### flow/run.sh
#!/bin/bash
# the make line also repeats each setting of config.mk as NAME=value (left out here)
make -C /OpenROAD-flow-scripts/flow DESIGN_CONFIG=/design/flow/config.mk WORK_HOME=/design/flow/orfs CLKGATE_MAP_FILE= finish
### flow/config.mk
export PLATFORM = sky130hd
export DESIGN_NAME = TIA
export DESIGN_NICKNAME = TIA
export VERILOG_FILES = /design/flow/design.v
export SDC_FILE = /design/flow/constraint.sdc
export NUM_CORES = 4
export LEC_CHECK = 0
export ABC_AREA = 1
export CAP_MARGIN = 20
export CELL_PAD_IN_SITES_DETAIL_PLACEMENT = 1
export CELL_PAD_IN_SITES_GLOBAL_PLACEMENT = 0
export CORE_ASPECT_RATIO = 1.64
export CORE_MARGIN = 2
export CORE_UTILIZATION = 49
export CTS_CLUSTER_DIAMETER = 193
export CTS_CLUSTER_SIZE = 66
export GPL_ROUTABILITY_DRIVEN = 1
export GPL_TIMING_DRIVEN = 0
export HOLD_SLACK_MARGIN = 0.14
export MAX_ROUTING_LAYER = met4
export PLACE_DENSITY = 0.94
export SLEW_MARGIN = 0
export TNS_END_PERCENT = 30
### flow/constraint.sdc
create_clock -name core_clock -period 8.3 [get_ports {MASTERCLK}]
set_input_delay 1.6600 -clock core_clock [delete_from_list [all_inputs] [get_ports {MASTERCLK}]]
set_output_delay 1.6600 -clock core_clock [all_outputs]
set_load 0.01 [all_outputs]
### flow/design.v
 `timescale 1ns / 1ps
module TIA(A,  
			Din,  
			Dout,  
			CS_n,  
			CS,  
			R_W_n,  
			RDY,  
			MASTERCLK,  
			BUS_EN,  
			idump_in,  
			Ilatch,  
			HSYNC,  
			HBLANK,  
			VSYNC,  
			VBLANK,  
			COLOROUT,  
			RES_n,  
			audv0,  
			audv1);  
   input [5:0] A;
   input [7:0] Din;
   output [7:0] Dout;
   input [2:0] 	CS_n;
   input 	CS;
   input 	R_W_n;
   output 	RDY;
   input 	MASTERCLK;
   input 	BUS_EN;
   input [1:0] 	Ilatch; 			 
   input [3:0] 	idump_in; 		 
   output 	HSYNC, HBLANK;
   output 	VSYNC, VBLANK;
   output [7:0] COLOROUT;
   input wire	RES_n;
   output reg [3:0] audv0, audv1;
   reg [7:0] 	Dout;
   wire 	HSYNC;
   reg 		VSYNC, VBLANK;
   reg [7:0] 	hCount;
   reg [3:0] 	hCountReset;
   reg clk_30;
   reg [7:0] clk_30_count;
   wire [3:0] Idump;
   wire [1:0] latchedInputsValue;
   reg 	      inputLatchEnabled, inputLatchReset;
   reg [1:0]  latchedInputs;
   always @(posedge MASTERCLK  )  
   begin
		if (~RES_n) begin
			hCount <= 8'd0;
			hCountReset[3:1] <= 3'd0;
			clk_30 <= 0;
			clk_30_count <= 0;
			latchedInputs <= 2'b11;
		end
		else begin
			if (inputLatchReset)
				 latchedInputs <= 2'b11;
			 else
				 latchedInputs <= latchedInputs & Ilatch;
			if (clk_30_count == 57) begin
				 clk_30 <= ~clk_30;
				 clk_30_count <= 0;
			 end else begin
				 clk_30_count <= clk_30_count + 1;
			 end
	 		 if ((hCountReset[3]) ||(hCount == 8'd227))			 
			    hCount <= 8'd0;
			 else
				 hCount <= hCount + 8'd1;
			 hCountReset[3:1] <= hCountReset[2:0];
		end
   end  
   assign HSYNC = (hCount >= 8'd20) && (hCount <  8'd36);
   assign HBLANK = (hCount < 8'd68);
   reg [7:0] player0Pos, r_player0Pos, player1Pos, r_player1Pos, missile0Pos, missile1Pos, ballPos;
   reg [4:0] player0Size, player1Size;
   reg [7:0] player0Color, player1Color, ballColor, pfColor, bgColor;
   reg [3:0] player0Motion, player1Motion, missile0Motion, missile1Motion,
				 ballMotion;
   reg 	     missile0Enable, missile1Enable, ballEnable, R_ballEnable;
   reg [1:0] ballSize;
   reg [19:0] pfGraphic, r_pfGraphic;
   reg [7:0]  player0Graphic, player1Graphic;
   reg [7:0]  R_player0Graphic, R_player1Graphic;
   reg 	      pfReflect, player0Reflect, player1Reflect;
   reg 	      prioCtrl;
   reg 	      pfColorCtrl;
   reg [14:0] collisionLatch;
   reg 	      missile0Lock, missile1Lock;
   reg 	      player0VertDelay, player1VertDelay, ballVertDelay;
   reg [3:0]  audc0, audc1;
   reg [4:0]  audf0, audf1;
   wire [7:0] pixelNum;
	assign pixelNum = (hCount >= 8'd68) ? (hCount - 8'd68) : 8'd227;
   wire [5:0] pfPixelNum;
   wire       pfPixelOn, pfLeftPixelVal, pfRightPixelVal;
   assign pfPixelNum = pixelNum[7:2];							 
   wire [63:0] pfGraphicExt = {44'd0, pfGraphic};	 
   assign pfLeftPixelVal  = pfGraphicExt[pfPixelNum];
   assign pfRightPixelVal = (pfReflect == 1'b0) ? pfGraphicExt[pfPixelNum - 6'd20]:
										pfGraphicExt[6'd39 - pfPixelNum];
   assign pfPixelOn = (pfPixelNum < 6'd20)? pfLeftPixelVal : pfRightPixelVal;
   wire       pl0PixelOn;
   wire [7:0] pl0Mask, pl0MaskDel;
	reg  [7:0] player0Gfx_2clk;							 
	reg        HBLANKdelay;
	assign pl0MaskDel = (player0VertDelay)? R_player0Graphic : player0Gfx_2clk;
   assign pl0Mask = (!player0Reflect)? pl0MaskDel : {pl0MaskDel[0], pl0MaskDel[1],
																	  pl0MaskDel[2], pl0MaskDel[3],
																	  pl0MaskDel[4], pl0MaskDel[5],
																	  pl0MaskDel[6], pl0MaskDel[7]};
	reg [7:0] r1_player0Pos, r2_player0Pos, r3_player0Pos;
	reg [7:0] r1_player1Pos, r2_player1Pos, r3_player1Pos;
	reg pl0Reset, pl1Reset;
	always @ (posedge MASTERCLK)
	if (~RES_n) begin
		r1_player0Pos <= 0; r2_player0Pos <= 0; r3_player0Pos <= 0; r_player0Pos <= 0;
		r1_player1Pos <= 0; r2_player1Pos <= 0; r3_player1Pos <= 0; r_player1Pos <= 0;
		pfGraphic <= 0; player0Gfx_2clk <= 0;
	end
	else if (BUS_EN)
	begin
		r1_player0Pos <= player0Pos;
		r2_player0Pos <= r1_player0Pos;
		r3_player0Pos <= r2_player0Pos;
		r_player0Pos  <= r3_player0Pos;
		r1_player1Pos <= player1Pos;
		r2_player1Pos <= r1_player1Pos;
		r3_player1Pos <= r2_player1Pos;
		r_player1Pos  <= r3_player1Pos;
		pfGraphic     	 <= r_pfGraphic;
		player0Gfx_2clk <= player0Graphic;
	end
	objPlayersPixelOn objpl0 (pixelNum, r_player0Pos, player0Size[2:0], pl0Mask, pl0Reset, pl0PixelOn);
   wire       pl1PixelOn;
   wire [7:0] pl1Mask, pl1MaskDel;
   assign pl1MaskDel = (player1VertDelay)? R_player1Graphic : player1Graphic;
   assign pl1Mask = (!player1Reflect)? pl1MaskDel : {pl1MaskDel[0], pl1MaskDel[1],
																	  pl1MaskDel[2], pl1MaskDel[3],
																	  pl1MaskDel[4], pl1MaskDel[5],
																	  pl1MaskDel[6], pl1MaskDel[7]};
   objPlayersPixelOn objpl1 (pixelNum, r_player1Pos, player1Size[2:0], pl1Mask, pl1Reset, pl1PixelOn);
   wire       mis0PixelOn, mis0PixelOut;
   wire [7:0] mis0ActualPos;
   reg  [7:0] mis0Mask;
   always @*
   begin
		case(player0Size[4:3])
		  2'd0: mis0Mask <= 8'h01;
		  2'd1: mis0Mask <= 8'h03;
		  2'd2: mis0Mask <= 8'h0F;
		  2'd3: mis0Mask <= 8'hFF;
		endcase
   end  
   assign mis0ActualPos = (missile0Lock)? player0Pos : missile0Pos;
   objPixelOn objpix1 (pixelNum, mis0ActualPos, player0Size[2:0], mis0Mask, mis0PixelOut);
   assign mis0PixelOn = mis0PixelOut && missile0Enable;
   wire mis1PixelOn, mis1PixelOut;
   wire [7:0] mis1ActualPos;
   reg [7:0]  mis1Mask;
	always @*
   begin
		case(player1Size[4:3])
		  2'd0: mis1Mask <= 8'h01;
		  2'd1: mis1Mask <= 8'h03;
		  2'd2: mis1Mask <= 8'h0F;
		  2'd3: mis1Mask <= 8'hFF;
		endcase
   end   
   assign mis1ActualPos = (missile1Lock) ? player1Pos : missile1Pos;
   objPixelOn objpix4 (pixelNum, mis1ActualPos, player1Size[2:0], mis1Mask, mis1PixelOut);
   assign mis1PixelOn = mis1PixelOut  & missile1Enable;			 
   wire ballPixelOut, ballPixelOn, ballEnableDel;
   reg [7:0] ballMask  ;
   always @*
   begin
		case(ballSize)
		  2'd0: ballMask <= 8'h01;
		  2'd1: ballMask <= 8'h03;
		  2'd2: ballMask <= 8'h0F;
		  2'd3: ballMask <= 8'hFF;
		endcase
   end  
   objPixelOn objball (pixelNum, ballPos, 3'd0, ballMask, ballPixelOut);
   assign ballEnableDel = ((ballVertDelay)? R_ballEnable : ballEnable);
   assign ballPixelOn = ballPixelOut && ballEnableDel;
   reg [7:0] pfActualColor;
   always @*
   begin
		if (pfColorCtrl)
		begin
	     if (pfPixelNum < 6'd20)
	       pfActualColor <= player0Color;
	     else
	       pfActualColor <= player1Color;
		end
		else
			pfActualColor <= pfColor;
   end  
   reg [7:0] pixelColor;
   assign COLOROUT = (HBLANK || HBLANKdelay) ? 8'b0 : pixelColor;				 
   always @*
   begin
		if (!prioCtrl)
		begin
		  if (pl0PixelOn || mis0PixelOn)
				 pixelColor <= player0Color;
		  else if( ballPixelOn)		 
				 pixelColor <=  pfColor  ;			 
		  else if (pl1PixelOn || mis1PixelOn)
				 pixelColor <= player1Color;
		  else if (pfPixelOn)
				 pixelColor <= pfActualColor;
		  else
				 pixelColor <= bgColor;
		end
		else begin
			if (pfPixelOn)
			  pixelColor <= pfActualColor;
		   else if( ballPixelOn)
				 pixelColor <=  pfColor;
			else if (pl0PixelOn || mis0PixelOn)
			  pixelColor <= player0Color;
		   else if (pl1PixelOn || mis1PixelOn)
			  pixelColor <= player1Color;
		   else if( ballPixelOn)
				 pixelColor <=  pfColor;
			else
			  pixelColor <= bgColor;
		end
   end  
   wire [14:0] collisions;
   reg 	      collisionLatchReset;
   assign collisions = {pl0PixelOn && pl1PixelOn, mis0PixelOn && mis1PixelOn,
								ballPixelOn && pfPixelOn,
								mis1PixelOn && pfPixelOn, mis1PixelOn && ballPixelOn,
								mis0PixelOn && pfPixelOn, mis0PixelOn && ballPixelOn,
								pl1PixelOn && pfPixelOn, pl1PixelOn && ballPixelOn,
								pl0PixelOn && pfPixelOn, pl0PixelOn && ballPixelOn,
								mis1PixelOn && pl0PixelOn, mis1PixelOn && pl1PixelOn,
								mis0PixelOn && pl1PixelOn, mis0PixelOn && pl0PixelOn};
	always @(posedge MASTERCLK)
   begin
		if (~RES_n || collisionLatchReset)
		  collisionLatch <= 15'b000000000000000;
		else
		  collisionLatch <= collisionLatch | collisions;
   end  
   reg wSync, wSyncReset;
   always @(posedge MASTERCLK)
   begin
		if (~RES_n)
			wSync <= 1'b0;
		else if (hCount == 8'd3)
			wSync <= 1'b0;
		else if (wSyncReset && hCount > 8'd5)
			wSync <= 1'b1;
   end  
   assign RDY = ~wSync;
   assign latchedInputsValue = (inputLatchEnabled)? latchedInputs : Ilatch;
   reg inputDumpEnabled;
   assign Idump = (inputDumpEnabled)? 4'b0000 : idump_in;
   always @(posedge MASTERCLK)
   begin
		if (~RES_n) begin
			inputLatchEnabled <= 1'b0;
			inputDumpEnabled <= 1'b0;
			VSYNC <= 1'b0;
			player0Pos <= 8'd0; player1Pos <= 8'd0;
			missile0Pos <= 8'd0; missile1Pos <= 8'd0; ballPos <= 8'd0;
			player0Size <= 5'd0; player1Size <= 5'd0;
			player0Color <= 8'd0; player1Color <= 8'd0; pfColor <= 8'd0; bgColor <= 8'd0;
			pfReflect <= 1'b0; pfColorCtrl <= 1'b0; prioCtrl <= 1'b0; ballSize <= 2'd0;
			player0Reflect <= 1'b0; player1Reflect <= 1'b0;
			r_pfGraphic <= 20'd0;
			audc0 <= 4'd0; audc1 <= 4'd0; audf0 <= 5'd0; audf1 <= 5'd0;
			audv0 <= 4'd0; audv1 <= 4'd0;
			player0Graphic <= 8'd0; player1Graphic <= 8'd0;
			R_player0Graphic <= 8'd0; R_player1Graphic <= 8'd0;
			ballEnable <= 1'b0; R_ballEnable <= 1'b0;
			missile0Enable <= 1'b0; missile1Enable <= 1'b0;
			player0Motion <= 4'd0; player1Motion <= 4'd0; missile0Motion <= 4'd0;
			missile1Motion <= 4'd0; ballMotion <= 4'd0;
			player0VertDelay <= 1'b0; player1VertDelay <= 1'b0; ballVertDelay <= 1'b0;
			missile0Lock <= 1'b0; missile1Lock <= 1'b0;
			inputLatchReset <= 1'b0;
			collisionLatchReset <= 1'b0;
			hCountReset[0] <= 1'b0;
			wSyncReset <= 1'b0;
			Dout <= 8'b00000000;
			VBLANK <= 0;
			pl0Reset <= 0;
			pl1Reset <= 0;
			HBLANKdelay <= 0;
		end
		else if (!BUS_EN) begin
		end
		else if (CS && !CS_n) begin
			inputLatchReset <= ({R_W_n, A[5:0]} == 7'h01 && Din[6] && !inputLatchEnabled);
			collisionLatchReset <= ({R_W_n, A[5:0]} == 7'h2C);
			hCountReset[0] <= ({R_W_n, A[5:0]} == 7'h03);
			wSyncReset <= ({R_W_n, A[5:0]} == 7'h02) && !wSync;
			case({R_W_n, A[5:0]})
			  7'h70: 	Dout <= {collisionLatch[1:0],6'b000000};
			  7'h71: 	Dout <= {collisionLatch[3:2],6'b000000};
			  7'h72: 	Dout <= {collisionLatch[5:4],6'b000000};
			  7'h73: 	Dout <= {collisionLatch[7:6],6'b000000};
			  7'h74: 	Dout <= {collisionLatch[9:8],6'b000000};
			  7'h75: 	Dout <= {collisionLatch[11:10],6'b000000};
			  7'h76: 	Dout <= {collisionLatch[12],7'b0000000};
			  7'h77: 	Dout <= {collisionLatch[14:13],6'b000000};
			  7'h78: 	Dout <= {Idump[0], 7'b0000000};
			  7'h79: 	Dout <= {Idump[1], 7'b0000000};
			  7'h7A: 	Dout <= {Idump[2], 7'b0000000};
			  7'h7B: 	Dout <= {Idump[3], 7'b0000000};
			  7'h7C: 	Dout <= {latchedInputsValue[0], 7'b0000000};
			  7'h7D: 	Dout <= {latchedInputsValue[1], 7'b0000000};
			  7'h00: VSYNC <= Din[1];
			  7'h01: begin
					inputLatchEnabled <= Din[6];
					inputDumpEnabled <= Din[7];
					VBLANK <= Din[1];
			  end
			  7'h02:	begin
			  		pl0Reset <= 0;
					pl1Reset <= 0;
				end
			  7'h03:;
			  7'h04: player0Size <= {Din[5:4],Din[2:0]};
			  7'h05: player1Size <= {Din[5:4],Din[2:0]};
			  7'h06: player0Color <= Din;
			  7'h07: player1Color <= Din;
			  7'h08: pfColor <= Din;
			  7'h09: bgColor <= Din;
			  7'h0A: begin
					pfReflect <= Din[0];
					pfColorCtrl <= Din[1];
					prioCtrl <= Din[2];
					ballSize <= Din[5:4];
			  end
			  7'h0B: player0Reflect <= Din[3];
			  7'h0C: player1Reflect <= Din[3];
			  7'h0D: r_pfGraphic[3:0] <= Din[7:4];    
			  7'h0E: r_pfGraphic[11:4] <= {Din[0], Din[1], Din[2], Din[3], Din[4], Din[5], Din[6], Din[7]};  
			  7'h0F: r_pfGraphic[19:12] <= Din[7:0];   
			  7'h10:
			   begin
						player0Pos <= pixelNum + 2;   	 
						if( hCount <  8'd68)					 
						   player0Pos <= 0;
						pl0Reset <= 1;
			   end
			  7'h11:
			   begin
						player1Pos <= pixelNum + 2;		 
						if( hCount <  8'd68)					 
						   player1Pos <= 0;
						pl1Reset <= 1;
			   end
			  7'h12: missile0Pos <= pixelNum + 1;
			  7'h13: missile1Pos <= pixelNum + 1;
			  7'h14:
			   begin
					ballPos <= pixelNum   - 1 +  1;					 
					if( hCount <  8'd68)				 
						ballPos <= hCount - 8'd68 + 8'd2;
				end
			  7'h15: audc0 <= Din[3:0];
			  7'h16: audc1 <= Din[3:0];
			  7'h17: audf0 <= Din[4:0];
			  7'h18: audf1 <= Din[4:0];
			  7'h19: audv0 <= Din[3:0];
			  7'h1A: audv1 <= Din[3:0];
			  7'h1B: begin
					player0Graphic <= {Din[0], Din[1], Din[2], Din[3],
										  	 Din[4], Din[5], Din[6], Din[7]};
					R_player1Graphic <= player1Graphic;
			  end
			  7'h1C: begin
					player1Graphic <= {Din[0], Din[1], Din[2], Din[3],
											 Din[4], Din[5], Din[6], Din[7]};
					R_player0Graphic <= player0Graphic;
					R_ballEnable <= ballEnable;
			  end
			  7'h1D: missile0Enable <= Din[1];
			  7'h1E: missile1Enable <= Din[1];
			  7'h1F: ballEnable <= Din[1];
			  7'h20: player0Motion <= Din[7:4];
			  7'h21: player1Motion <= Din[7:4];
			  7'h22: missile0Motion <= Din[7:4];
			  7'h23: missile1Motion <= Din[7:4];
			  7'h24: ballMotion <= Din[7:4];
			  7'h25: player0VertDelay <= Din[0];
			  7'h26: player1VertDelay <= Din[0];
			  7'h27: ballVertDelay <= Din[0];
			  7'h28: missile0Lock <= Din[1];
			  7'h29: missile1Lock <= Din[1];
			  7'h2A: begin
					player0Pos <= player0Pos - {{4{player0Motion[3]}}, player0Motion[3:0]};
					player1Pos <= player1Pos - {{4{player1Motion[3]}},	player1Motion[3:0]};
					missile0Pos <= missile0Pos - {{4{missile0Motion[3]}},	missile0Motion[3:0]};
					missile1Pos <= missile1Pos - {{4{missile1Motion[3]}},	missile1Motion[3:0]};
					ballPos <= ballPos - {{4{ballMotion[3]}},ballMotion[3:0]};
					if( ballPos - {{4{ballMotion[3]}},ballMotion[3:0]} >= 8'd227)
						ballPos <= 0;
					if( HBLANK) begin
						HBLANKdelay <= 1;
					end
			  end
			  7'h2B: begin
					player0Motion <= 0;  
					player1Motion <= 0;  
					missile0Motion <= 0;  
					missile1Motion <= 0;  
					ballMotion <= 0;  
			  end
			  7'h2C:;
			  default: Dout <= 8'b00000000;
			endcase
		end  
		else begin
			inputLatchReset <= 1'b0;
			collisionLatchReset <= 1'b0;
			hCountReset[0] <= 1'b0;
			wSyncReset <= 1'b0;
			Dout <= 8'b00000000;
			if( HBLANK) begin
				pl0Reset <= 0;
				pl1Reset <= 0;
			end
			if( hCount >= (8'd68 + 8'd7)) HBLANKdelay <= 0;
		end
  end  
endmodule
module objPixelOn(pixelNum, objPos, objSize, objMask, pixelOn);
   input [7:0] pixelNum, objPos, objMask;
   input [2:0] objSize;
   output      pixelOn;
   wire [7:0]  objIndex;
   wire [8:0]  objByteIndex;
   wire        objMaskOn, objPosOn;
   reg 	       objSizeOn;
   reg [2:0]   objMaskSel;
	assign objIndex = pixelNum - objPos - 8'd1;
   assign objByteIndex = 9'b1 << (objIndex[7:3]);
   always @*
   begin
		case (objSize)
		  3'd0: objSizeOn <= (objByteIndex & 9'b00000001) != 0;
		  3'd1: objSizeOn <= (objByteIndex & 9'b00000101) != 0;		 
		  3'd2: objSizeOn <= (objByteIndex & 9'b00010001) != 0;
		  3'd3: objSizeOn <= (objByteIndex & 9'b00010101) != 0;
		  3'd4: objSizeOn <= (objByteIndex & 9'b10000001) != 0;
		  3'd5: objSizeOn <= (objByteIndex & 9'b00000011) != 0;
		  3'd6: objSizeOn <= (objByteIndex &  9'b100010001) != 0;		 
		  3'd7: objSizeOn <= (objByteIndex & 9'b00001111) != 0;
		endcase
   end  
   always @*
   begin
		case (objSize)
		  3'd5: objMaskSel <= objIndex[3:1];
		  3'd7: objMaskSel <= objIndex[4:2];
		  default: objMaskSel <= objIndex[2:0];
		endcase
   end  
   assign objMaskOn = objMask[objMaskSel];
   assign objPosOn = (pixelNum > objPos) && ({1'b0, pixelNum} <= {1'b0, objPos} + 9'd72);
   assign pixelOn = objSizeOn && objMaskOn && objPosOn;
endmodule
module objPlayersPixelOn(pixelNum, objPos, objSize, objMask, plReset, pixelOn);
   input [7:0] pixelNum, objPos, objMask;
   input [2:0] objSize;
	input  		plReset;
   output      pixelOn;
   wire [7:0]  objIndex;
   wire [8:0]  objByteIndex;
   wire        objMaskOn, objPosOn;
   reg 	       objSizeOn;
   reg [2:0]   objMaskSel;
	assign objIndex = pixelNum - objPos - 8'd1;
   assign objByteIndex = 9'b1 << (objIndex[7:3]);
   always @*
   begin
		case (objSize)
		  3'd0: objSizeOn <= (objByteIndex & 9'b00000001 & ~plReset) != 0;
		  3'd1: objSizeOn <= (plReset) ? ((objByteIndex & 9'b00000100) != 0) : ((objByteIndex & 9'b0000101) != 0);
		  3'd2: objSizeOn <= (plReset) ? ((objByteIndex & 9'b00010000) != 0) : ((objByteIndex & 9'b00010001) != 0);
		  3'd3: objSizeOn <= (plReset) ? ((objByteIndex & 9'b00010100) != 0) : ((objByteIndex & 9'b00010101) != 0);
		  3'd4: objSizeOn <= (objByteIndex & 9'b10000001 & ~plReset) != 0;
		  3'd5: objSizeOn <= (objByteIndex & 9'b00000011 & ~plReset) != 0;
		  3'd6: objSizeOn <= (plReset) ? ((objByteIndex &  9'b100010000) != 0) : ((objByteIndex &  9'b100010001) != 0);
		  3'd7: objSizeOn <= (objByteIndex & 9'b00001111 & ~plReset) != 0;
		endcase
   end  
   always @*
   begin
		case (objSize)
		  3'd5: objMaskSel <= objIndex[3:1];
		  3'd7: objMaskSel <= objIndex[4:2];
		  default: objMaskSel <= objIndex[2:0];
		endcase
   end  
   assign objMaskOn = objMask[objMaskSel];
   assign objPosOn = (pixelNum > objPos) && ({1'b0, pixelNum} <= {1'b0, objPos} + 9'd72);
   assign pixelOn = objSizeOn && objMaskOn && objPosOn;
endmodule
==> flow_summary.json, run 1 <==
{
  "port_buffers": 48,
  "yosys.area.top_type": "dfxtp_1",
  "yosys_warnings": 3,
  "status": "did not finish",
  "chip_area_sq_um": 42400,
  "stop_stage": "5_1_grt",
  "h-tree-depth": 1,
  "ys_sh_xor_pct": 2.73,
  "synthTopCellsByCount": "nand2_1, nor2_1, o21ai_0",
  "yosys.cell_count.top_type": "nand2_1",
  "postCtsHoldBufs": 0,
  "flop_cell": "dfxtp_1",
  "edf_count": 0,
  "numCtsBuffers": 8,
  "fp.dieH_um": 262,
  "topCellsByArea": "dfxtp_1, nand2_1, o21ai_0",
  "synth-simple-area-share_pct": 27.5,
  "cts_buffer_depth": 3,
  "ys_sh_aoi_pct": 20.8,
  "fp-utilization_pct": 49.7,
  "postSynthCellCount": 3010,
  "gp_congestion": 1.12,
  "syn_avg_cell_area_sq_um": 6.63,
  "dp_hpwl_um": 76300,
  "ys_seq_share_pct": 31.3,
  "synth_top_area_share_pct": 31.3,
  "fp-row-count": 94,
  "grt_usage_pct": 70.3,
  "synth-seq-cells": 312,
  "ys_sh_mux_pct": 0.502,
  "synth.comb.largest_family": "simple AND/OR/NAND/NOR gates",
  "error": "[ERROR GRT-0116] Global routing finished with congestion. Check the congestion regions in the DRC Viewer.",
  "synthArstFlopShare_pct": 0,
  "ios": 57,
  "yosys_area_sq_um": 20000,
  "syn_area_sq_um": 20000,
  "cts-root-buf": "clkbuf_16",
  "cts_num_sinks": 312,
  "synth.distinct_cells": 71,
  "core_sq_um": 40100,
  "grt-ovfl-total": 8,
  "fp.dieW_um": 162,
  "ys_cells": 3010,
  "adder_share_pct": 7.71
}
[per-layer routing]
metal,GRT overflow,GRT usage (%)
met1,0,66.0
met2,2,88.2
met3,3,51.9
met4,3,71.3
met5,-,-
[per-stage QoR]
stage               hold slack [ns]  instances  area [sq um]  setup slack, ns  power [W]
floorplan                     0.390       3015         20000             2.62    0.00176
global placement              0.394       3591         21100            0.173    0.00187
detailed placement            0.426       3593         21100           -0.231    0.00191
CTS                           0.460       3609         21500          0.00477    0.00258
[timing repair]
item / in CTS
endpoints found under the setup margin: 8
setup buffers: 6
pin swaps: 1
gates resized: 16
gates cloned: 0
==> run 2, diff against run 1 <==
CELL_PAD_IN_SITES_DETAIL_PLACEMENT = not set   (was 1)
CELL_PAD_IN_SITES_GLOBAL_PLACEMENT = not set   (was 0)
CORE_ASPECT_RATIO = not set   (was 1.64)
CORE_UTILIZATION = 61   (was 49)
CTS_CLUSTER_DIAMETER = 238   (was 193)
CTS_CLUSTER_SIZE = not set   (was 66)
GPL_ROUTABILITY_DRIVEN = not set   (was 1)
GPL_TIMING_DRIVEN = not set   (was 0)
HOLD_SLACK_MARGIN = not set   (was 0.14)
MAX_ROUTING_LAYER = not set   (was met4)
PLACE_DENSITY = 0.6   (was 0.94)
SLEW_MARGIN = 20   (was 0)
TNS_END_PERCENT = not set   (was 30)
clock period = 7.44 ns   (was 8.3 ns; I/O delays follow)
==> flow_summary.json, run 2 <==
{
  "drt_pass1_iterations": 9,
  "power_density_nw_per_um2": 167,
  "finalCritPeriodShare_pct": 95.7,
  "synth_top_area_share_pct": 31.3,
  "synth.comb.largest_family": "simple AND/OR/NAND/NOR gates",
  "viasPerCell": 5.95,
  "end_kind": "primary output",
  "seq_power_w": 0.00172,
  "h-tree-depth": 2,
  "fp-utilization_pct": 61.6,
  "required_ns": 5.95,
  "comb_power_share_pct": 8.8,
  "topCellsByArea": "dfxtp_1, nand2_1, o21ai_0",
  "relSlewSlack_pct": 30.1,
  "holdPathEnd": "hCountReset[2]",
  "placed_area_sq_um": 20700,
  "synthTopCellsByCount": "nand2_1, nor2_1, o21ai_0",
  "clk-power_w": 0.00161,
  "grt_first_pass_wirelength_um": 100000,
  "syn_to_final_growth_pct": 9.65,
  "flop_cell": "dfxtp_1",
  "ys_cells": 3010,
  "cts_buffer_depth": 3,
  "gp_congestion": 1.03,
  "fp.dieW_um": 185,
  "crit_top_cell": "nand2_1",
  "drt_wl_total_um": 64400,
  "critPathLaunch": "hCount[0]",
  "warnings": 46,
  "finalSetupViolCount": 0,
  "whs_path_depth": 2,
  "comb_area_sq_um": 11900,
  "cts_num_sinks": 312,
  "antenna_found_initial": 1,
  "worst_setup_path_start_kind": "flip-flop",
  "finalNetCount": 3171,
  "cts-root-buf": "clkbuf_16",
  "fin_worst_skew_ns": 0.0266,
  "yosys_area_sq_um": 20000,
  "yosys_warnings": 3,
  "cts_tree": "built",
  "synth-seq-cells": 312,
  "num_antenna_cells": 0,
  "synth-simple-area-share_pct": 27.5,
  "seq_area_sq_um": 6250,
  "cp_slowest_cell": "clkdlybuf4s50_1",
  "cp_num_buf_inv": 6,
  "cp_top_family": "simple AND/OR/NAND/NOR gates",
  "grt-ovfl-total": 0,
  "first_iter_violations": 2310,
  "design_power_total_w": 0.00365,
  "hp-start": "hCountReset[1]",
  "netSwitchingFraction_pct": 25.9,
  "ys_sh_aoi_pct": 20.8,
  "postCtsHoldBufs": 0,
  "vias": 20700,
  "dp_hpwl_um": 47400,
  "yosys.area.top_type": "dfxtp_1",
  "adder_share_pct": 7.71,
  "drc": 0,
  "edf_count": 0,
  "p_clk_share_pct": 44.1,
  "intPower_w": 0.00271,
  "ys_seq_share_pct": 31.3,
  "fin_crit_ns": 7.12,
  "clk_latency_ns": 0.53,
  "ir_drop_v": 0.000173,
  "cp.arrival_ns": 5.63,
  "fp-row-count": 66,
  "ant_nets": 0,
  "numCtsBuffers": 34,
  "port_buffers": 50,
  "crit_fanout": 13,
  "ys_sh_xor_pct": 2.73,
  "crit_end": "COLOROUT[4]",
  "fp.dieH_um": 185,
  "seq_power_share_pct": 47.1,
  "path_depth": 30,
  "synthArstFlopShare_pct": 0,
  "critPathKind": "flip-flop to primary output",
  "ys_sh_mux_pct": 0.502,
  "min_path_type": "flip-flop to flip-flop",
  "fin_area_sq_um": 21900,
  "syn_avg_cell_area_sq_um": 6.63,
  "grt_pass1_vias": 18900,
  "chip_area_sq_um": 34200,
  "final-hold-violation-count": 0,
  "r2r_end": "collisionLatch[14]",
  "core_sq_um": 32400,
  "ios": 57,
  "drv_cap": 0,
  "pg_comb_w": 0.000322,
  "clock.fmax_mhz": 140,
  "r2r_cells": 23,
  "p_switching_w": 0.000947,
  "num-fill-cells": 2966,
  "synth.distinct_cells": 71,
  "cts.clk_slew.worst_paths_ns": 0.06,
  "postSynthCellCount": 3010,
  "status": "complete, no violations",
  "grt_max_degree": 165,
  "grt_usage_pct": 37.3,
  "cp_slowest_stage_delay_ns": 0.59,
  "syn_area_sq_um": 20000,
  "rrSetupSlack_ns": 3.20,
  "slew_viol_final": 0,
  "power.group.top": "sequential cells",
  "reg2reg_from": "hCount[2]",
  "p_leak_nw": 9.44,
  "yosys.cell_count.top_type": "nand2_1",
  "worst_slew_pin_slew_ns": 1.04,
  "wl_per_cell_um": 18.5
}
[run 2: area by class of cell]
class | instances | area share, %
tap | 442 | 2.53
sequential | 312 | 28.6
timing repair buffer | 82 | 3.37
multi-input combinational | 2229 | 54.4
clock buffer | 45 | 4.35
inverter | 364 | 6.35
clock inverter | 11 | 0.423
[run 2: layer usage]
layer | routed length [um] | GRT usage (%) | part of all wire [%]
met3 | 6020 | 6.02 | 9.3
met5 | 1 | 0 | 0.0016
met4 | 3860 | 19.0 | 6.0
met1 | 26700 | 49.4 | 41
met2 | 27800 | 58.9 | 43
[run 2: repair_timing]
item                                   in CTS  in global routing
endpoints found under the hold margin       0                  0
setup endpoints to repair                   0                  8
buffers inserted                            0                  9
gates resized                               0                 16
[run 2: through the flow]
stage	setup TNS (ns)	util (%)	cells	hold WS (ns)	setup WS [ns]
floorplan	0	-	3015	0.390	1.93
global placement	0	63.9	3419	0.403	0.729
detailed placement	0	63.9	3419	0.402	0.667
CTS	0	67.1	3475	0.416	0.0717
global route	-0.0207	67.6	3485	0.447	-0.0130
finish	0	67.6	3485	0.417	0.317
==> run 3, diff against run 2 <==
ABC_AREA = 0   (was 1)
CELL_PAD_IN_SITES_DETAIL_PLACEMENT = 1   (was not set)
CORE_MARGIN = 9   (was 2)
CORE_UTILIZATION = 40   (was 61)
CTS_CLUSTER_DIAMETER = 62   (was 238)
CTS_CLUSTER_SIZE = 36   (was not set)
GPL_ROUTABILITY_DRIVEN = 0   (was not set)
GPL_TIMING_DRIVEN = 0   (was not set)
MAX_ROUTING_LAYER = met4   (was not set)
PLACE_DENSITY = not set   (was 0.6)
SETUP_SLACK_MARGIN = -0.51   (was not set)
SLEW_MARGIN = 35   (was 20)
clock period = 6.67 ns   (was 7.44 ns; I/O delays follow)
==> flow_summary.json, run 3 <==
{
  "port_buffers": 46,
  "cts_buffer_depth": 3,
  "worst_slack_ns": -0.745,
  "clock.fmax_mhz": 135,
  "dp_slack_ns": -3.01,
  "comb_power_share_pct": 7.0,
  "drt_wl_total_um": 94800,
  "fp-row-count": 85,
  "ys_seq_share_pct": 28.7,
  "ant_nets": 0,
  "crit_fanout": 12,
  "power.group.top": "the clock network",
  "pg_comb_w": 0.000288,
  "relSlewSlack_pct": 31.3,
  "cp_slowest_stage_delay_ns": 0.38,
  "dp_hpwl_um": 66900,
  "grt_first_pass_wirelength_um": 139000,
  "netSwitchingFraction_pct": 28.7,
  "clk-power_w": 0.00194,
  "clk_latency_ns": 0.64,
  "status": "failed layout checks",
  "cp.arrival_ns": 6.08,
  "layout.cells.non_filler": 3544,
  "grt_max_degree": 22,
  "final_util_pct": 48.7,
  "finalSetupViolCount": 8,
  "adder_share_pct": 7.22,
  "synthTopCellsByCount": "nand2_1, dfxtp_1, nor2b_1",
  "cts-root-buf": "clkbuf_16",
  "finalCritPeriodShare_pct": 111,
  "ys_sh_aoi_pct": 22.8,
  "power_density_nw_per_um2": 157,
  "synth_top_area_share_pct": 28.7,
  "r2r_cells": 25,
  "ys_sh_xor_pct": 4.52,
  "p_leak_nw": 9.54,
  "fp.dieH_um": 251,
  "flop_cell": "dfxtp_1",
  "yosys_area_sq_um": 21700,
  "edf_count": 0,
  "cp_slowest_cell": "o31a_1",
  "worst_setup_path_start_kind": "flip-flop",
  "crit_end": "COLOROUT[4]",
  "chip_area_sq_um": 63100,
  "intPower_w": 0.00292,
  "yosys.cell_count.top_type": "nand2_1",
  "grt_pass1_vias": 23000,
  "p_clk_share_pct": 47.4,
  "rsz0062_at_grt": "true",
  "cts_num_sinks": 312,
  "critPathKind": "flip-flop to primary output",
  "ys_cells": 2655,
  "warnings": 44,
  "fin_worst_skew_ns": 0.0367,
  "seq_power_w": 0.00187,
  "antenna_found_initial": 3,
  "yosys_warnings": 3,
  "syn_avg_cell_area_sq_um": 8.19,
  "core_sq_um": 53800,
  "cts_tree": "built",
  "p_switching_w": 0.00118,
  "wl_per_cell_um": 26.7,
  "holdWs_ns": 0.446,
  "so.violations": "negative setup slack",
  "cts.clk_slew.worst_paths_ns": 0.08,
  "syn_to_final_growth_pct": 20.5,
  "drv_cap": 0,
  "grt-ovfl-total": 0,
  "ios": 57,
  "drc": 0,
  "synth.distinct_cells": 115,
  "seq_power_share_pct": 45.6,
  "whs_path_depth": 1,
  "numCtsBuffers": 30,
  "yosys.area.top_type": "dfxtp_1",
  "final-hold-violation-count": 0,
  "fp.dieW_um": 251,
  "vias": 22700,
  "slew_viol_final": 0,
  "synth.comb.largest_family": "AND-OR/OR-AND gates",
  "fin_crit_ns": 7.42,
  "rrSetupSlack_ns": 1.74,
  "synth-simple-area-share_pct": 21.9,
  "r2r_end": "collisionLatch[1]",
  "postSynthCellCount": 2655,
  "fp-utilization_pct": 40.4,
  "synthArstFlopShare_pct": 0,
  "synth-seq-cells": 312,
  "end_kind": "primary output",
  "finalNetCount": 2969,
  "required_ns": 5.34,
  "viasPerCell": 6.40,
  "path_depth": 26,
  "critPathLaunch": "hCount[1]",
  "topCellsByArea": "dfxtp_1, mux2i_1, ha_1",
  "placed_cells": 3403,
  "cp_top_family": "AND-OR/OR-AND gates",
  "postCtsHoldBufs": 0,
  "cp_num_buf_inv": 9,
  "reg2reg_from": "hCount[1]",
  "min_path_type": "flip-flop to flip-flop",
  "hp-start": "hCountReset[1]",
  "ys_sh_mux_pct": 9.54,
  "h-tree-depth": 1,
  "syn_area_sq_um": 21700,
  "holdPathEnd": "hCountReset[2]",
  "drt_pass1_iterations": 6,
  "first_iter_violations": 2308,
  "grt_usage_pct": 28.4,
  "ir_drop_v": 0.000209,
  "worst_slew_pin_slew_ns": 1.03
}
## run 3: timing repair
item / 4_1_cts / 5_1_grt
gates cloned: 0 / 1
endpoints found under the setup margin: 13 / 8
resized: 183 / 103
pin swaps: 41 / 53
setup buffers: 69 / 52
## run 3: area by class of cell
type / count / area [sq um]
Sequential cell: 312 / 6260
Timing Repair Buffer: 153 / 1340
Clock buffer: 32 / 778
Multi-Input combinational cell: 2066 / 15400
Buffer: 133 / 631
Inverter: 125 / 502
Tap cell: 696 / 871
Clock inverter: 24 / 347
Antenna cell: 3 / 7.51
Fill cell: 6362 / 27600
## run 3: through the flow
stage,setup TNS [ns],instance area [sq um],total power (W)
floorplan,-0.0212,21800,0.00205
global placement,-33.68,23100,0.00216
detailed placement,-29.80,23100,0.00216
CTS,-4.10,25400,0.00410
global route,-5.64,26200,0.00420
finish,-4.82,26200,0.00410
## run 3: per-layer routing
| metal | up-vias | GRT usage, % | share of wire [%] |
|---|---|---|---|
| met4 | 0 | 17.6 | 7.9 |
| met3 | 463 | 5.47 | 8.9 |
| met1 | 11200 | 33.4 | 38 |
| met5 | - | - | 0 |
| li1 | 9835 | - | - |
| met2 | 1213 | 44.6 | 45 |
==> run 4, diff against run 3 <==
ABC_AREA = 1   (was 0)
CELL_PAD_IN_SITES_DETAIL_PLACEMENT = not set   (was 1)
CORE_MARGIN = 2   (was 9)
CORE_UTILIZATION = 65   (was 40)
CTS_CLUSTER_DIAMETER = not set   (was 62)
CTS_CLUSTER_SIZE = 99   (was 36)
GPL_ROUTABILITY_DRIVEN = not set   (was 0)
GPL_TIMING_DRIVEN = not set   (was 0)
MAX_ROUTING_LAYER = not set   (was met4)
PLACE_DENSITY = 0.6   (was not set)
SETUP_SLACK_MARGIN = not set   (was -0.51)
SLEW_MARGIN = 20   (was 35)
clock period = 9.19 ns   (was 6.67 ns; I/O delays follow)
==> flow_summary.json, run 4 <==
{
  "postCtsHoldBufs": 0,
  "syn_area_sq_um": 20000,
  "yosys.cell_count.top_type": "nand2_1",
  "power_density_nw_per_um2": 147,
  "postSynthCellCount": 3010,
  "port_buffers": 50,
  "reg2reg_from": "hCount[2]",
  "intPower_w": 0.00242,
  "finalNetCount": 3151,
  "ctsResizeCount": 0,
  "ys_sh_mux_pct": 0.502,
  "antenna_found_initial": 3,
  "synth.comb.largest_family": "simple AND/OR/NAND/NOR gates",
  "ys_cells": 3010,
  "syn_avg_cell_area_sq_um": 6.63,
  "cp.arrival_ns": 6.63,
  "cts_tree": "built",
  "core_sq_um": 30400,
  "cp_top_family": "simple AND/OR/NAND/NOR gates",
  "post-cts-setup-buffers": 0,
  "cp_num_buf_inv": 5,
  "flop_cell": "dfxtp_1",
  "critPathLaunch": "hCount[2]",
  "pg_comb_w": 0.000262,
  "finalSetupViolCount": 0,
  "crit_top_cell": "nand2_1",
  "required_ns": 7.35,
  "grt_first_pass_wirelength_um": 101000,
  "drc": 0,
  "hp-start": "hCountReset[0]",
  "numCtsBuffers": 35,
  "drv_cap": 0,
  "fin_area_sq_um": 21800,
  "end_kind": "primary output",
  "vias": 20800,
  "whs_path_depth": 2,
  "ys_sh_xor_pct": 2.73,
  "yosys.area.top_type": "dfxtp_1",
  "crit_fanout": 12,
  "slew_viol_final": 0,
  "fp.dieW_um": 179,
  "netSwitchingFraction_pct": 24.9,
  "path_depth": 28,
  "grtUsageMet3_pct": 9.25,
  "cts_num_sinks": 312,
  "holdPathEnd": "hCountReset[1]",
  "clk-power_w": 0.00156,
  "warnings": 48,
  "layout.cells.non_filler": 3424,
  "topCellsByArea": "dfxtp_1, nand2_1, o21ai_0",
  "fp-utilization_pct": 65.6,
  "drt_wl_total_um": 65900,
  "worst_setup_path_start_kind": "flip-flop",
  "placed_area_sq_um": 20500,
  "cp_slowest_stage_delay_ns": 0.57,
  "grt_max_degree": 137,
  "cts_buffer_depth": 3,
  "synthTopCellsByCount": "nand2_1, nor2_1, o21ai_0",
  "ir_drop_v": 0.000161,
  "cts-root-buf": "clkbuf_16",
  "cp_slowest_cell": "clkdlybuf4s50_1",
  "grt_usage_pct": 40.5,
  "worst_slew_pin_slew_ns": 1.16,
  "num_antenna_cells": 0,
  "p_switching_w": 0.000800,
  "placed_cells": 3362,
  "viasPerCell": 6.07,
  "synth.distinct_cells": 71,
  "top_usage_layer": "met2",
  "dp_hpwl_um": 47800,
  "relSlewSlack_pct": 20.9,
  "ios": 57,
  "critPathKind": "flip-flop to primary output",
  "yosys_warnings": 3,
  "min_path_type": "flip-flop to flip-flop",
  "synth_top_area_share_pct": 31.3,
  "grt-ovfl-total": 0,
  "wl_per_cell_um": 19.2,
  "drt_pass1_iterations": 6,
  "r2r_cells": 24,
  "p_leak_nw": 9.47,
  "chip_area_sq_um": 32100,
  "ys_sh_aoi_pct": 20.8,
  "grt_pass1_vias": 18900,
  "num-fill-cells": 2567,
  "gp_congestion": 1.02,
  "synthArstFlopShare_pct": 0,
  "fp-row-count": 64,
  "seq_power_share_pct": 43.4,
  "adder_share_pct": 7.71,
  "ant_nets": 0,
  "met1_usage_pct": 55.0,
  "first_iter_violations": 2553,
  "fp.dieH_um": 179,
  "p_clk_share_pct": 48.5,
  "edf_count": 0,
  "clk_latency_ns": 0.54,
  "use_met2_pct": 61.9,
  "power.group.top": "the clock network",
  "fin_crit_ns": 8.47,
  "tns_ns": 0,
  "seq_power_w": 0.00140,
  "r2r_end": "collisionLatch[7]",
  "yosys_area_sq_um": 20000,
  "rsz0062_at_grt": "false",
  "comb_power_share_pct": 8.2,
  "syn_to_final_growth_pct": 9.39,
  "h-tree-depth": 2,
  "fin_worst_skew_ns": 0.0295,
  "finalCritPeriodShare_pct": 92.1,
  "final-hold-violation-count": 0,
  "synth-seq-cells": 312,
  "rrSetupSlack_ns": 3.95,
  "clock.fmax_mhz": 118,
  "synth-simple-area-share_pct": 27.5,
  "status": "complete, no violations",
  "ys_seq_share_pct": 31.3,
  "cts.clk_slew.worst_paths_ns": 0.06,
  "crit_end": "COLOROUT[3]"
}
-- run 4: area by class of cell --
type	instances	area (sq um)	area share, %
clock buffers	46	987	4.52
clock inverters	16	292	1.34
inverters	364	1370	6.28
multi-input cells	2228	11800	54.3
flip-flops and latches	312	6250	28.6
well taps	396	495	2.27
repair buffers	62	587	2.69
-- run 4: per-stage QoR --
step | hold WS, ns | total power, W | utilization, % | setup WS, ns
finish | 0.441 | 0.00322 | 71.7 | 0.725
global route | 0.451 | 0.00330 | 71.7 | 0.230
CTS | 0.437 | 0.00321 | 71.7 | 0.890
detailed placement | 0.426 | 0.00168 | 67.5 | 1.50
global placement | 0.429 | 0.00167 | 67.5 | 1.64
floorplan | 0.390 | 0.00159 | - | 3.33
-- run 4: layer usage --
| layer | share of wire, % | up-vias |
|---|---|---|
| met2 | 43 | 1076 |
| met3 | 11 | 198 |
| met4 | 4.1 | 4 |
| met5 | 0.049 | - |
| met1 | 42 | 9577 |
| li1 | - | 9926 |
==> run 5, diff against run 4 <==
CORE_UTILIZATION = 70   (was 65)
CTS_CLUSTER_DIAMETER = 193   (was not set)
CTS_CLUSTER_SIZE = not set   (was 99)
GPL_ROUTABILITY_DRIVEN = 1   (was not set)
MAX_ROUTING_LAYER = met5   (was not set)
PLACE_DENSITY = 0.62   (was 0.6)
TNS_END_PERCENT = 70   (was not set)
clock period = 6.89 ns   (was 9.19 ns; I/O delays follow)
==> flow_summary.json, run 5 <==
{
  "ir_drop_v": 0.000282,
  "crit_top_cell": "nand2_1",
  "r2r_cells": 24,
  "fin_worst_skew_ns": 0.0170,
  "cp_slowest_cell": "clkdlybuf4s50_1",
  "status": "complete, no violations",
  "num_antenna_cells": 0,
  "viasPerCell": 6.18,
  "worst_setup_path_start_kind": "flip-flop",
  "relSlewSlack_pct": 26.7,
  "clk_latency_ns": 0.53,
  "fin_crit_ns": 6.61,
  "cp.arrival_ns": 5.23,
  "edf_count": 0,
  "finalCritPeriodShare_pct": 95.9,
  "dp_slack_ns": 0.400,
  "cts_tree": "built",
  "power.group.top": "the clock network",
  "crit_fanout": 16,
  "worst_slew_pin_slew_ns": 1.10,
  "grt-ovfl-total": 0,
  "wl_per_cell_um": 18.7,
  "numCtsBuffers": 35,
  "seq_power_share_pct": 44.9,
  "vias": 21200,
  "syn_area_sq_um": 20000,
  "power_density_nw_per_um2": 188,
  "whs_path_depth": 2,
  "cts-root-buf": "clkbuf_16",
  "fp-utilization_pct": 71.4,
  "seq_power_w": 0.00186,
  "cp_slowest_stage_delay_ns": 0.54,
  "ys_sh_xor_pct": 2.73,
  "h-tree-depth": 2,
  "synth-simple-area-share_pct": 27.5,
  "grt_pass1_vias": 19500,
  "finalSetupViolCount": 0,
  "finalNetCount": 3176,
  "port_buffers": 50,
  "antenna_found_initial": 1,
  "layout.cells.non_filler": 3432,
  "yosys.cell_count.top_type": "nand2_1",
  "cts_buffer_depth": 3,
  "end_kind": "primary output",
  "p_leak_nw": 9.58,
  "postCtsHoldBufs": 0,
  "first_iter_violations": 2640,
  "crit_end": "COLOROUT[6]",
  "drc": 0,
  "synth-seq-cells": 312,
  "postSynthCellCount": 3010,
  "final-hold-violation-count": 0,
  "min_path_type": "flip-flop to flip-flop",
  "chip_area_sq_um": 29900,
  "ys_seq_share_pct": 31.3,
  "ant_nets": 0,
  "grt_usage_pct": 41.2,
  "core_sq_um": 27900,
  "topCellsByArea": "dfxtp_1, nand2_1, o21ai_0",
  "clock.fmax_mhz": 151,
  "p_clk_share_pct": 46.6,
  "drt_pass1_iterations": 8,
  "ys_cells": 3010,
  "synthTopCellsByCount": "nand2_1, nor2_1, o21ai_0",
  "grt_first_pass_wirelength_um": 100000,
  "comb_power_share_pct": 8.6,
  "warnings": 48,
  "placed_cells": 3358,
  "netSwitchingFraction_pct": 25.7,
  "gp_congestion": 1.04,
  "synth_top_area_share_pct": 31.3,
  "slew_viol_final": 0,
  "synth.distinct_cells": 71,
  "dp_hpwl_um": 45700,
  "rrSetupSlack_ns": 2.73,
  "fp-row-count": 61,
  "hp-start": "hCountReset[1]",
  "cp_top_family": "simple AND/OR/NAND/NOR gates",
  "flop_cell": "dfxtp_1",
  "cts_num_sinks": 312,
  "required_ns": 5.51,
  "p_switching_w": 0.00107,
  "cts.clk_slew.worst_paths_ns": 0.06,
  "adder_share_pct": 7.71,
  "syn_avg_cell_area_sq_um": 6.63,
  "worst_slack_ns": 0.283,
  "holdWs_ns": 0.411,
  "syn_to_final_growth_pct": 10.8,
  "ys_sh_mux_pct": 0.502,
  "path_depth": 29,
  "yosys_warnings": 3,
  "ys_sh_aoi_pct": 20.8,
  "critPathLaunch": "hCount[0]",
  "cp_num_buf_inv": 7,
  "final_util_pct": 79.1,
  "fp.dieH_um": 173,
  "clk-power_w": 0.00193,
  "pg_comb_w": 0.000355,
  "synthArstFlopShare_pct": 0,
  "ios": 57,
  "yosys.area.top_type": "dfxtp_1",
  "critPathKind": "flip-flop to primary output",
  "fp.dieW_um": 173,
  "grt_max_degree": 149,
  "intPower_w": 0.00308,
  "drv_cap": 0,
  "drt_wl_total_um": 64300,
  "holdPathEnd": "hCountReset[2]",
  "synth.comb.largest_family": "simple AND/OR/NAND/NOR gates",
  "r2r_end": "collisionLatch[11]",
  "yosys_area_sq_um": 20000,
  "reg2reg_from": "hCount[3]"
}
-- run 5: metal layers --
metal	global-route usage, %	part of all wire [%]	up-vias
li1	-	-	9988
met1	53.0	39	9667
met2	67.4	45	1283
met4	19.7	5.1	2
met3	6.82	10	281
met5	0	0.023	-
-- run 5: what timing repair did --
item / CTS / global route
gates cloned: 0 / 3
setup buffers: 0 / 8
setup endpoints to repair: 8 / 8
pin swaps: 0 / 6
resized: 2 / 50
-- run 5: final cells by class --
cell class,count,area [sq um]
Multi-Input combinational cell,2231,12100
Sequential cell,312,6250
Fill cell,2160,5830
Inverter,364,1380
Clock buffer,46,988
Timing Repair Buffer,84,759
Tap cell,378,473
Clock inverter,17,194
-- run 5: per-stage QoR --
| stage | area, sq um | setup TNS, ns | power (W) |
|---|---|---|---|
| detailed placement | 20600 | 0 | 0.00223 |
| global route | 22100 | -0.0297 | 0.00425 |
| global placement | 20600 | 0 | 0.00222 |
| floorplan | 20000 | 0 | 0.00212 |
| CTS | 21800 | 0 | 0.00413 |
| finish | 22100 | 0 | 0.00414 |
==> run 6, diff against run 5 <==
CAP_MARGIN = 10   (was 20)
CORE_UTILIZATION = 72   (was 70)
CTS_CLUSTER_DIAMETER = 287   (was 193)
GPL_ROUTABILITY_DRIVEN = 0   (was 1)
HOLD_SLACK_MARGIN = -0.09   (was not set)
MAX_ROUTING_LAYER = not set   (was met5)
PLACE_DENSITY = 0.6   (was 0.62)
SETUP_SLACK_MARGIN = 0.44   (was not set)
TNS_END_PERCENT = not set   (was 70)
clock period = 6.06 ns   (was 6.89 ns; I/O delays follow)
==> flow_summary.json, run 6 <==
{
  "status": "failed layout checks",
  "so.violations": "negative setup slack",
  "holdWs_ns": 0.430,
  "placed_area_sq_um": 20700,
  "finalNetCount": 3260,
  "p_switching_w": 0.00133,
  "rrSetupSlack_ns": 1.41,
  "yosys_area_sq_um": 20000,
  "grt_max_degree": 101,
  "antenna_found_initial": 5,
  "yosys.area.top_type": "dfxtp_1",
  "fp.dieH_um": 170,
  "reg2reg_from": "hCount[3]",
  "cts.clk_slew.worst_paths_ns": 0.07,
  "seq_power_share_pct": 44.0,
  "port_buffers": 50,
  "fp-utilization_pct": 73.6,
  "power.group.top": "the clock network",
  "grt_first_pass_wirelength_um": 105000,
  "worst_slack_ns": -0.739,
  "fin_crit_ns": 6.80,
  "wirelength_met1_um": 26400,
  "final-hold-violation-count": 0,
  "adder_share_pct": 7.71,
  "tns_ns": -5.37,
  "finalSetupViolCount": 8,
  "critPathLaunch": "hCount[2]",
  "cp_slowest_cell": "dfxtp_4",
  "synthArstFlopShare_pct": 0,
  "cp_num_buf_inv": 8,
  "r2r_end": "collisionLatch[14]",
  "netSwitchingFraction_pct": 27.6,
  "min_path_type": "flip-flop to flip-flop",
  "fp.dieW_um": 170,
  "holdPathEnd": "hCountReset[1]",
  "yosys.cell_count.top_type": "nand2_1",
  "placed_cells": 3368,
  "cp.arrival_ns": 5.59,
  "clock.fmax_mhz": 147,
  "ys_seq_share_pct": 31.3,
  "ios": 57,
  "postSynthCellCount": 3010,
  "ys_cells": 3010,
  "wl_per_cell_um": 23.0,
  "cp_top_family": "simple AND/OR/NAND/NOR gates",
  "required_ns": 4.85,
  "cts_num_sinks": 312,
  "topCellsByArea": "dfxtp_1, nand2_1, o21ai_0",
  "cts_buffer_depth": 3,
  "synthTopCellsByCount": "nand2_1, nor2_1, o21ai_0",
  "syn_avg_cell_area_sq_um": 6.63,
  "warnings": 49,
  "comb_power_share_pct": 11.3,
  "fp-row-count": 60,
  "yosys_warnings": 3,
  "worst_slew_pin_slew_ns": 1.27,
  "rsz0062_at_grt": "true",
  "crit_end": "COLOROUT[0]",
  "numCtsBuffers": 34,
  "ir_drop_v": 0.000213,
  "grt_pass1_vias": 20700,
  "edf_count": 0,
  "ys_sh_mux_pct": 0.502,
  "pg_comb_w": 0.000543,
  "viasPerCell": 6.88,
  "synth.comb.largest_family": "simple AND/OR/NAND/NOR gates",
  "layout.cells.non_filler": 3511,
  "synth-simple-area-share_pct": 27.5,
  "p_leak_nw": 10.2,
  "design_power_total_w": 0.00482,
  "finalCritPeriodShare_pct": 112,
  "drc": 0,
  "clk_latency_ns": 0.55,
  "drv_cap": 0,
  "slew_viol_final": 0,
  "relSlewSlack_pct": 15.0,
  "fin_worst_skew_ns": 0.0221,
  "postCtsHoldBufs": 0,
  "ys_sh_aoi_pct": 20.8,
  "power_density_nw_per_um2": 203,
  "whs_path_depth": 2,
  "syn_to_final_growth_pct": 19.1,
  "synth_top_area_share_pct": 31.3,
  "ant_nets": 0,
  "routed.top_layer": "met5",
  "worst_setup_path_start_kind": "flip-flop",
  "synth-seq-cells": 312,
  "met2_length_um": 32200,
  "drt_pass1_iterations": 22,
  "grt-ovfl-total": 0,
  "cts-root-buf": "clkbuf_16",
  "critPathKind": "flip-flop to primary output",
  "flop_cell": "dfxtp_1",
  "synth.distinct_cells": 71,
  "fin_area_sq_um": 23800,
  "wl_met3_um": 13400,
  "p_clk_share_pct": 44.8,
  "vias": 24200,
  "crit_fanout": 7,
  "cts_tree": "built",
  "clk-power_w": 0.00216,
  "drt_wl_total_um": 80600,
  "cp_slowest_stage_delay_ns": 0.39,
  "chip_area_sq_um": 29100,
  "h-tree-depth": 2,
  "syn_area_sq_um": 20000,
  "first_iter_violations": 5181,
  "crit_top_cell": "nand2_1",
  "seq_power_w": 0.00212,
  "core_sq_um": 27100,
  "dp_hpwl_um": 44900,
  "grt_usage_pct": 45.3,
  "r2r_cells": 26,
  "hp-start": "hCountReset[0]",
  "path_depth": 28,
  "end_kind": "primary output",
  "intPower_w": 0.00348,
  "ys_sh_xor_pct": 2.73
}
[run 6: metrics by stage]
stage                     worst slack (ns)  utilization (%)
final                               -0.739             87.7
after global routing                -0.879             87.6
after CTS                            0.391             83.0
after detailed placement             0.163             76.5
after global placement               0.301             76.5
after floorplan                      0.823                -
[run 6: final cells by class]
type | instances | area [sq um]
multi-input combinational | 2232 | 13000
sequential | 312 | 6260
fill | 1509 | 3340
timing repair buffer | 168 | 1460
inverter | 364 | 1430
clock buffer | 43 | 966
tap | 372 | 465
clock inverter | 16 | 170
antenna | 4 | 10.0
[run 6: what timing repair did]
item                                    CTS  global route
buffers inserted                         28            47
resized                                 121           217
pin swaps                                25            87
endpoints found under the hold margin     0             0
endpoints found under the setup margin    8             8
cloned                                    4             1
[run 6: per-layer routing]
layer | vias to the layer above | global-route usage, %
li1 | 10100 | -
met1 | 10700 | 55.6
met2 | 2338 | 70.8
met3 | 985 | 10.5
met4 | 16 | 30.4
met5 | - | 0
==> run 7, diff against run 6 <==
ABC_AREA = not set   (was 1)
CAP_MARGIN = 20   (was 10)
CTS_CLUSTER_DIAMETER = 30   (was 287)
GPL_ROUTABILITY_DRIVEN = not set   (was 0)
HOLD_SLACK_MARGIN = not set   (was -0.09)
PLACE_DENSITY = not set   (was 0.6)
PLACE_DENSITY_LB_ADDON = 0.28   (was not set)
SETUP_SLACK_MARGIN = not set   (was 0.44)
clock period = 8.52 ns   (was 6.06 ns; I/O delays follow)
==> flow_summary.json, run 7 <==
{
  "power_density_nw_per_um2": 169,
  "final_util_pct": 83.0,
  "ir_drop_v": 0.000190,
  "h-tree-depth": 2,
  "first_iter_violations": 3015,
  "cp.arrival_ns": 6.62,
  "ant_nets": 0,
  "syn_avg_cell_area_sq_um": 8.19,
  "grt_usage_pct": 47.0,
  "finalNetCount": 2807,
  "fp-row-count": 63,
  "seq_power_w": 0.00146,
  "grt_pass1_vias": 21400,
  "placed_cells": 2983,
  "crit_fanout": 22,
  "drc": 0,
  "ios": 57,
  "hp-start": "hCountReset[2]",
  "fp.dieW_um": 178,
  "ys_cells": 2655,
  "adder_share_pct": 7.22,
  "synth_top_area_share_pct": 28.7,
  "synthArstFlopShare_pct": 0,
  "vias": 21800,
  "warnings": 48,
  "fin_worst_skew_ns": 0.0201,
  "worst_slew_pin_slew_ns": 1.21,
  "gp_congestion": 1.03,
  "ys_seq_share_pct": 28.7,
  "final-hold-violation-count": 0,
  "crit_chain": "inv_1 -> ha_1 -> or3b_4 -> a221oi_2 -> buf_6 -> nor2_1 -> xnor2_1 -> ha_1 -> nor2_1 -> a2bb2oi_4 -> o21ai_1 -> a2111o_1 -> nand2_2 -> mux2i_1 -> o21ai_0 -> a21oi_2 -> o21ai_0 -> or3_1 -> a311o_1 -> a21oi_1 -> clkdlybuf4s50_1",
  "cts_num_sinks": 312,
  "seq_area_sq_um": 6250,
  "cts.clk_slew.worst_paths_ns": 0.06,
  "p_switching_w": 0.00110,
  "yosys.area.top_type": "dfxtp_1",
  "chip_area_sq_um": 31600,
  "antenna_found_initial": 1,
  "rsz0062_at_grt": "false",
  "syn_to_final_growth_pct": 13.4,
  "finalSetupViolCount": 0,
  "postCtsHoldBufs": 0,
  "ys_sh_xor_pct": 4.52,
  "min_path_type": "flip-flop to flip-flop",
  "fin_area_sq_um": 24700,
  "syn_area_sq_um": 21700,
  "slew_viol_final": 0,
  "fp.dieH_um": 178,
  "reg2reg_from": "hCount[3]",
  "rrSetupSlack_ns": 3.37,
  "yosys_area_sq_um": 21700,
  "viasPerCell": 7.04,
  "dp_hpwl_um": 49800,
  "synth-seq-cells": 312,
  "placed_area_sq_um": 22400,
  "fin_crit_ns": 8.32,
  "comb_area_sq_um": 14400,
  "relSlewSlack_pct": 19.1,
  "flop_cell": "dfxtp_1",
  "r2r_end": "collisionLatch[2]",
  "finalCritPeriodShare_pct": 97.7,
  "synth.distinct_cells": 115,
  "cp_slowest_cell": "clkdlybuf4s50_1",
  "cts-root-buf": "clkbuf_16",
  "yosys.cell_count.top_type": "nand2_1",
  "holdWs_ns": 0.462,
  "netSwitchingFraction_pct": 26.4,
  "ys_sh_mux_pct": 9.54,
  "wl_per_cell_um": 24.4,
  "cp_num_buf_inv": 3,
  "port_buffers": 50,
  "power.group.top": "the clock network",
  "synthTopCellsByCount": "nand2_1, dfxtp_1, nor2b_1",
  "r2r_cells": 18,
  "cp_slowest_stage_delay_ns": 0.58,
  "clk_latency_ns": 0.65,
  "numCtsBuffers": 61,
  "grt_max_degree": 184,
  "critPathKind": "flip-flop to primary output",
  "drt_wl_total_um": 75800,
  "topCellsByArea": "dfxtp_1, mux2i_1, ha_1",
  "cts_tree": "built",
  "end_kind": "primary output",
  "comb_power_share_pct": 4.4,
  "holdPathEnd": "hCountReset[3]",
  "core_sq_um": 29700,
  "grt_first_pass_wirelength_um": 116000,
  "worst_setup_path_start_kind": "flip-flop",
  "drv_cap": 0,
  "intPower_w": 0.00306,
  "ys_sh_aoi_pct": 22.8,
  "status": "complete, no violations",
  "cts_buffer_depth": 3,
  "clock.fmax_mhz": 120,
  "layout.cells.non_filler": 3103,
  "path_depth": 21,
  "fp-utilization_pct": 73.2,
  "yosys_warnings": 3,
  "p_clk_share_pct": 60.5,
  "p_leak_nw": 9.23,
  "postSynthCellCount": 2655,
  "required_ns": 6.82,
  "cp_top_family": "AND-OR/OR-AND gates",
  "drt_pass1_iterations": 6,
  "crit_end": "COLOROUT[6]",
  "tns_ns": 0,
  "edf_count": 0,
  "pg_comb_w": 0.000181,
  "num-fill-cells": 1715,
  "synth.comb.largest_family": "AND-OR/OR-AND gates",
  "seq_power_share_pct": 35.2,
  "whs_path_depth": 1,
  "clk-power_w": 0.00252,
  "grt-ovfl-total": 0,
  "synth-simple-area-share_pct": 21.9,
  "critPathLaunch": "hCount[3]"
}
[run 7: metal layers]
metal | global-route usage [%] | up-vias | wire length [um]
met5 | 0 | - | 0
met4 | 34.2 | 0 | 6340
met3 | 13.6 | 529 | 8640
li1 | - | 9522 | -
met2 | 75.1 | 1630 | 33600
met1 | 53.6 | 10200 | 27200
[run 7: what timing repair did]
| action | in CTS | in global routing |
|---|---|---|
| resized | 1 | 15 |
| setup endpoints to repair | 7 | 8 |
| buffers inserted | 0 | 2 |
| pin swaps | 0 | 0 |
[run 7: area by class of cell]
cell class,count,area share [%]
flip-flops and latches,312,25.3
multi-input cells,2065,58.6
clock buffers,67,6.53
diodes,1,0.0101
inverters,125,1.90
clock inverters,49,2.28
well taps,390,1.98
repair buffers,94,3.40
[run 7: metrics by stage]
step	total power, W	worst slack, ns
floorplan	0.00161	1.46
global placement	0.00166	0.793
detailed placement	0.00167	0.629
CTS	0.00414	0.0934
global route	0.00423	0.00698
finish	0.00416	0.197
==> run 8, diff against run 7 <==
ABC_AREA = 1   (was not set)
CTS_CLUSTER_DIAMETER = not set   (was 30)
CTS_CLUSTER_SIZE = 15   (was not set)
GPL_ROUTABILITY_DRIVEN = 0   (was not set)
MAX_ROUTING_LAYER = met4   (was not set)
PLACE_DENSITY_LB_ADDON = 0.01   (was 0.28)
SETUP_SLACK_MARGIN = -0.13   (was not set)
clock period = 6.06 ns   (was 8.52 ns; I/O delays follow)
==> flow_summary.json, run 8 <==
{
  "status": "failed layout checks",
  "so.violations": "negative setup slack",
  "critPathKind": "flip-flop to primary output",
  "end_kind": "primary output",
  "numCtsBuffers": 35,
  "grt_usage_pct": 45.0,
  "worst_slack_ns": -0.0704,
  "r2r_end": "collisionLatch[0]",
  "hp-start": "hCountReset[1]",
  "syn_area_sq_um": 20000,
  "finalSetupViolCount": 2,
  "cp.arrival_ns": 4.92,
  "syn_avg_cell_area_sq_um": 6.63,
  "cts_buffer_depth": 3,
  "seq_power_w": 0.00211,
  "grt_first_pass_wirelength_um": 102000,
  "drt_pass1_iterations": 8,
  "h-tree-depth": 2,
  "cp_slowest_stage_delay_ns": 0.38,
  "postCtsHoldBufs": 0,
  "p_leak_nw": 9.82,
  "dp_hpwl_um": 45200,
  "pg_comb_w": 0.000417,
  "adder_share_pct": 7.71,
  "rrSetupSlack_ns": 2.07,
  "placed_area_sq_um": 20800,
  "cts_num_sinks": 312,
  "viasPerCell": 6.27,
  "cp_slowest_cell": "ha_1",
  "grt-ovfl-total": 0,
  "cts.clk_slew.worst_paths_ns": 0.06,
  "ant_nets": 0,
  "fp-row-count": 60,
  "crit_top_cell": "nand2_1",
  "drc": 0,
  "clk_latency_ns": 0.52,
  "yosys.cell_count.top_type": "nand2_1",
  "synthTopCellsByCount": "nand2_1, nor2_1, o21ai_0",
  "cp_top_family": "simple AND/OR/NAND/NOR gates",
  "ys_sh_xor_pct": 2.73,
  "intPower_w": 0.00361,
  "reg2reg_from": "hCount[2]",
  "first_iter_violations": 2972,
  "yosys_warnings": 3,
  "edf_count": 0,
  "synth.comb.largest_family": "simple AND/OR/NAND/NOR gates",
  "worst_slew_pin_slew_ns": 1.29,
  "relSlewSlack_pct": 13.8,
  "ys_sh_mux_pct": 0.502,
  "topCellsByArea": "dfxtp_1, nand2_1, o21ai_0",
  "synthArstFlopShare_pct": 0,
  "syn_to_final_growth_pct": 12.2,
  "num_antenna_cells": 0,
  "synth-seq-cells": 312,
  "whs_path_depth": 2,
  "crit_fanout": 10,
  "yosys.area.top_type": "dfxtp_1",
  "cts-root-buf": "clkbuf_16",
  "power_density_nw_per_um2": 215,
  "power.group.top": "the clock network",
  "clock.fmax_mhz": 163,
  "netSwitchingFraction_pct": 24.9,
  "p_switching_w": 0.00120,
  "fin_worst_skew_ns": 0.0200,
  "fin_crit_ns": 6.13,
  "required_ns": 4.85,
  "antenna_found_initial": 0,
  "postSynthCellCount": 3010,
  "chip_area_sq_um": 29100,
  "fin_area_sq_um": 22400,
  "path_depth": 26,
  "holdPathEnd": "hCountReset[2]",
  "comb_power_share_pct": 8.7,
  "core_sq_um": 27100,
  "vias": 21700,
  "slew_viol_final": 0,
  "drv_cap": 0,
  "flop_cell": "dfxtp_1",
  "ys_seq_share_pct": 31.3,
  "drt_wl_total_um": 64700,
  "yosys_area_sq_um": 20000,
  "port_buffers": 50,
  "synth_top_area_share_pct": 31.3,
  "grt_pass1_vias": 20800,
  "clk-power_w": 0.00227,
  "min_path_type": "flip-flop to flip-flop",
  "finalNetCount": 3205,
  "grt_max_degree": 89,
  "wl_per_cell_um": 18.8,
  "seq_power_share_pct": 44.0,
  "ys_cells": 3010,
  "fp-utilization_pct": 73.6,
  "crit_end": "COLOROUT[6]",
  "worst_setup_path_start_kind": "flip-flop",
  "cts_tree": "built",
  "synth.distinct_cells": 71,
  "dp_slack_ns": 0.0980,
  "cp_num_buf_inv": 6,
  "r2r_cells": 21,
  "ir_drop_v": 0.000323,
  "warnings": 42,
  "fp.dieW_um": 170,
  "p_clk_share_pct": 47.3,
  "ios": 57,
  "fp.dieH_um": 170,
  "final-hold-violation-count": 0,
  "finalCritPeriodShare_pct": 101,
  "synth-simple-area-share_pct": 27.5,
  "critPathLaunch": "hCount[2]",
  "ys_sh_aoi_pct": 20.8
}
[run 8: metal layers]
| layer | track usage (%) | wire, um |
|---|---|---|
| met5 | - | 0 |
| met4 | 31.2 | 4810 |
| met3 | 11.2 | 7760 |
| met2 | 67.9 | 28000 |
| met1 | 52.8 | 24100 |
[run 8: layout make-up]
| class | instances | area, sq um |
|---|---|---|
| inverter | 364 | 1380 |
| multi-input combinational | 2230 | 12100 |
| fill | 1863 | 4710 |
| sequential | 312 | 6250 |
| tap | 372 | 465 |
| clock inverter | 16 | 243 |
| timing repair buffer | 114 | 983 |
| clock buffer | 45 | 973 |
[run 8: metrics by stage]
step	instances	util [%]	hold slack (ns)	setup TNS, ns	total power [W]
6_report	3453	82.6	0.423	-0.104	0.00480
5_1_grt	3453	82.6	0.430	-1.37	0.00492
4_1_cts	3439	81.7	0.420	-0.801	0.00477
3_5_place_dp	3373	76.6	0.408	0	0.00254
3_3_place_gp	3373	76.6	0.405	0	0.00253
2_1_floorplan	3015	-	0.390	0	0.00241
[run 8: repair_timing]
| item | in CTS | in global routing |
|---|---|---|
| setup endpoints to repair | 8 | 8 |
| resized | 29 | 49 |
| pin swaps | 2 | 12 |
| gates cloned | 2 | 0 |
| buffers inserted | 3 | 16 |
Power figures rest on the tool's default switching activity, not on a simulated workload.
